==> run a: inputs <==
==> flow/design.v <==
module cordic(clk, angle, sine, cosine);
  input clk;
  input signed [31:0] angle;  
  output signed [15:0] sine;  
  output signed [15:0] cosine;
  reg signed [15:0] x [0:12];
  reg signed [15:0] y [0:12];
  reg signed [31:0] z [0:12];
  parameter scaling_factor = 19896;  
  wire [1:0] sector;
  assign sector = angle[31:30];
  assign sine = y[12];
  assign cosine = x[12];
  wire signed [31:0] theta [0:12];
  assign theta [ 0] = 'h20000000;   
  assign theta [ 1] = 'h12E4051D;   
  assign theta [ 2] = 'h9FB385B;    
  assign theta [ 3] = 'h51111D4;    
  assign theta [ 4] = 'h28B0D43;    
  assign theta [ 5] = 'h145D7E1;    
  assign theta [ 6] = 'hA2F61E;     
  assign theta [ 7] = 'h517C55;     
  assign theta [ 8] = 'h28BE53;     
  assign theta [ 9] = 'h145F2E;     
  assign theta [10] = 'hA2F98;      
  assign theta [11] = 'h517CC;      
  assign theta [12] = 'h28BE6;      
  always @(posedge clk)
  begin 
    if (sector == 2'b00) begin
	  x[0] <= scaling_factor;
      y[0] <= 0;
      z[0] <= angle;      
    end
    else if  (sector == 2'b11) begin
	  x[0] <= scaling_factor;
      y[0] <= 0;
      z[0] <= angle;      
    end      
    else if (sector == 2'b01) begin
      x[0] <= -0;
      y[0] <= scaling_factor;
      z[0] <= {2'b00,angle[29:0]};      
    end
    else if (sector == 2'b10) begin
      x[0] <= 0;
      y[0] <= -scaling_factor;
      z[0] <= {2'b11,angle[29:0]};
    end
  end
  genvar i;
  generate
    for (i=0; i<13; i=i+1)
      begin
        wire sgn; 
	assign sgn = z[i][31];  
	wire signed [15:0] xnew, ynew;
        assign xnew = x[i] >>> i;  
        assign ynew = y[i] >>> i;
        always @(posedge clk)
          begin
            if (sgn==1)
              begin
                x[i+1] <= x[i]+ynew;
                y[i+1] <= y[i]-xnew;
                z[i+1] <= z[i]+theta[i];
              end
            else
              begin
                x[i+1] <= x[i]-ynew;
                y[i+1] <= y[i]+xnew;
                z[i+1] <= z[i]-theta[i];
              end
          end
      end
  endgenerate
endmodule
==> flow/run.sh <==
#!/bin/bash
# the make line also repeats each setting of config.mk as NAME=value (left out here)
make -C /OpenROAD-flow-scripts/flow DESIGN_CONFIG=/design/flow/config.mk WORK_HOME=/design/flow/orfs CLKGATE_MAP_FILE= finish
==> flow/config.mk <==
export PLATFORM = sky130hd
export DESIGN_NAME = cordic
export DESIGN_NICKNAME = cordic
export VERILOG_FILES = /design/flow/design.v
export SDC_FILE = /design/flow/constraint.sdc
export NUM_CORES = 4
export LEC_CHECK = 0
export ABC_AREA = 1
export CAP_MARGIN = 20
export CORE_ASPECT_RATIO = 1.12
export CORE_MARGIN = 2
export CORE_UTILIZATION = 72
export CTS_CLUSTER_SIZE = 98
export SLEW_MARGIN = 20
==> flow/constraint.sdc <==
create_clock -name core_clock -period 1.03 [get_ports {clk}]
set_input_delay 0.2060 -clock core_clock [delete_from_list [all_inputs] [get_ports {clk}]]
set_output_delay 0.2060 -clock core_clock [all_outputs]
set_load 0.01 [all_outputs]
==> run b: changes against run a <==
- ABC_AREA: 1 -> default
- CORE_ASPECT_RATIO: 1.12 -> default
- CORE_UTILIZATION: 72 -> 60
==> flow/constraint.sdc (replaced) <==
create_clock -name core_clock -period 2.78 [get_ports {clk}]
set_input_delay 0.5560 -clock core_clock [delete_from_list [all_inputs] [get_ports {clk}]]
set_output_delay 0.5560 -clock core_clock [all_outputs]
set_load 0.01 [all_outputs]
==> changes_impl.md <==
### Physical design

- Placed cells: 7,132
- Placer Congestion: 0.948
- Setup ws final: -0.351 ns
- Max-area cell share: 0.311
- Row count: 102
- Synth Net Count: 5,921
- Status: complete, but fails checks
- SO Faults: negative setup slack
- Simple share: 0.117
- Mapped Area: 46,600 um2
- Cells after synthesis: 5,156
- Adder Share, Synth: 0.202
- Final setup viols: 108
- Comb area leader: adder cells
- Mux area share: 0.0105
-- figures above: run b

==> changes_impl.md <==
### Changed

- Stopped at: clock tree synthesis
- Mux area share: 0.000338
- Placed cells: 11.9k
- Log Error: [ERROR DPL-0038] Utilization greater than 100%, impossible to legalize
- Synth Net Count: 9,941
- Mapped Area: 59,200 um2
- Status: stopped before the end
- Simple share: 0.330
- Row count: 111
- Cells after synthesis: 9,176
-- figures above: run a


* * *

==> run M: inputs <==
// cordic: RTL as listed in full above, without the edits since
clock: 2.99 ns
lec_check: 0
cap_margin: 20
core_margin: 2
core_utilization: 72
cts_cluster_size: 43
gpl_routability_driven: 1
place_density: 0.64
setup_slack_margin: 0.8
slew_margin: 40
run.sh (not shown) runs the stock make flow with config.mk's settings and CLKGATE_MAP_FILE=.
==> run D: changes against run M <==
CTS_CLUSTER_DIAMETER = 202   (was unset)
CTS_CLUSTER_SIZE = 14   (was 43)
GPL_ROUTABILITY_DRIVEN = unset   (was 1)
PLACE_DENSITY = unset   (was 0.64)
SETUP_SLACK_MARGIN = unset   (was 0.8)
SLEW_MARGIN = 20   (was 40)
==> flow/constraint.sdc (replaced) <==
create_clock -name core_clock -period 1.79 [get_ports {clk}]
set_input_delay 0.3580 -clock core_clock [delete_from_list [all_inputs] [get_ports {clk}]]
set_output_delay 0.3580 -clock core_clock [all_outputs]
set_load 0.01 [all_outputs]
==> comparison table <==
item                                                                                                            run D                      run M
Result of the run                                                                           aborted with a tool error  aborted with a tool error
Failing step                                                                        detailed placement (3_5_place_dp)   global routing (5_1_grt)
Per-instance average area after synthesis                                                                    9.04 µm²                   9.04 µm²
Dominant cell by count in the synthesized netlist                                            sky130_fd_sc_hd__dfxtp_1   sky130_fd_sc_hd__dfxtp_1
Netlist area before placement                                                                              46,600 µm²                 46,600 µm²
Ys flop type                                                                                 sky130_fd_sc_hd__dfxtp_1   sky130_fd_sc_hd__dfxtp_1
Cell count listed in synth_stat.txt                                                                             5,156                      5,156
Core area                                                                                                  64,200 µm²                 64,200 µm²
FFs w/ async S/R, synth                                                                                            0%                         0%
YS warnings                                                                                                         4                          4
Area share, top type                                                                                            31.1%                      31.1%
Die ar.                                                                                                    66,800 µm²                 66,800 µm²
Register share after synthesis                                                                                  31.1%                      31.1%
Cell taking the most area after synthesis                                                    sky130_fd_sc_hd__dfxtp_1   sky130_fd_sc_hd__dfxtp_1
Post-Synthesis Net Count                                                                                        5,921                      5,921
Synth Register Bits                                                                                               724                        724
Mux share                                                                                                       1.05%                      1.05%
Post-synthesis cell count                                                                                       5,156                      5,156
Number of distinct library cell variants in the gate-level netlist after synthesis                                 83                         83
Chip area in the Yosys report                                                                              46,600 µm²                 46,600 µm²
GPL Wtd Cong                                                                                                    0.971                      0.956
Adder share                                                                                                     20.2%                      20.2%

* * *

==> inputs of v20 <==
// cordic: RTL as listed in full above, without the edits since
clock: 4.74 ns
lec_check: 0
cap_margin: 20
core_aspect_ratio: 0.88
core_margin: 2
core_utilization: 58
cts_cluster_size: 57
gpl_routability_driven: 1
slew_margin: 40
==> v13: changes against v20 <==
ABC_AREA = 1   (was not set)
CORE_ASPECT_RATIO = not set   (was 0.88)
CORE_UTILIZATION = 40   (was 58)
CTS_CLUSTER_SIZE = not set   (was 57)
GPL_ROUTABILITY_DRIVEN = not set   (was 1)
HOLD_SLACK_MARGIN = 0.25   (was not set)
PLACE_DENSITY_LB_ADDON = 0.14   (was not set)
SETUP_SLACK_MARGIN = 0.27   (was not set)
SLEW_MARGIN = 10   (was 40)
==> flow/constraint.sdc (replaced) <==
create_clock -name core_clock -period 3.5 [get_ports {clk}]
set_input_delay 0.7000 -clock core_clock [delete_from_list [all_inputs] [get_ports {clk}]]
set_output_delay 0.7000 -clock core_clock [all_outputs]
set_load 0.01 [all_outputs]
==> v8: changes against v20 <==
ABC_AREA = 1   (was not set)
CAP_MARGIN = 0   (was 20)
CORE_ASPECT_RATIO = 1.41   (was 0.88)
CORE_UTILIZATION = 72   (was 58)
CTS_CLUSTER_SIZE = 10   (was 57)
GPL_ROUTABILITY_DRIVEN = not set   (was 1)
PLACE_DENSITY = 0.42   (was not set)
SLEW_MARGIN = 20   (was 40)
TNS_END_PERCENT = 10   (was not set)
==> flow/constraint.sdc (replaced) <==
create_clock -name core_clock -period 2.59 [get_ports {clk}]
set_input_delay 0.5180 -clock core_clock [delete_from_list [all_inputs] [get_ports {clk}]]
set_output_delay 0.5180 -clock core_clock [all_outputs]
set_load 0.01 [all_outputs]
==> v12: changes against v20 <==
CORE_ASPECT_RATIO = not set   (was 0.88)
CORE_UTILIZATION = 40   (was 58)
CTS_CLUSTER_SIZE = not set   (was 57)
GPL_ROUTABILITY_DRIVEN = not set   (was 1)
SLEW_MARGIN = 20   (was 40)
==> flow/constraint.sdc (replaced) <==
create_clock -name core_clock -period 3.41 [get_ports {clk}]
set_input_delay 0.6820 -clock core_clock [delete_from_list [all_inputs] [get_ports {clk}]]
set_output_delay 0.6820 -clock core_clock [all_outputs]
set_load 0.01 [all_outputs]
==> comparison <==
v12 passed the timing, design-rule and antenna checks. v13 went through all stages and came out clean. v8 finished but fails on negative setup slack. v20 produced a clean layout.
Global-route usage: v12 < v13 < v20 < v8.
Of v12 and v20, v12 has the higher non-clock buffer count (gap 124).
Count of clock-buffer cells in the layout, highest first: v13, v20, v12, v8.
Between v12 and v8, the lower hold slack is in v8 (gap 50 ps).
==> figures <==
	v8	v13	v12	v20
Post-detailed-placement cell area	62400 µm²	62300 µm²	50400 µm²	48500 µm²
Dominant cell type by count on the critical path	-	nand2_1	-	a21oi_1
Nets in the synthesized netlist	9941	9941	5921	5921
Area of the multi-input gates	40600 µm²	39100 µm²	31300 µm²	30800 µm²
Max Used Layer	met5	met4	met4	met4
Run status	finished with violations	finished clean	finished clean	finished clean
Layout check failures	negative setup slack	-	-	-
Min-Delay Path Class	input port to flop	flop to flop	flop to flop	flop to flop
Yosys-reported design area after synthesis	59200 µm²	59200 µm²	46600 µm²	46600 µm²
Launching point of the worst reg2reg path	y[4][8]	x[1][3]	z[3][31]	z[7][31]
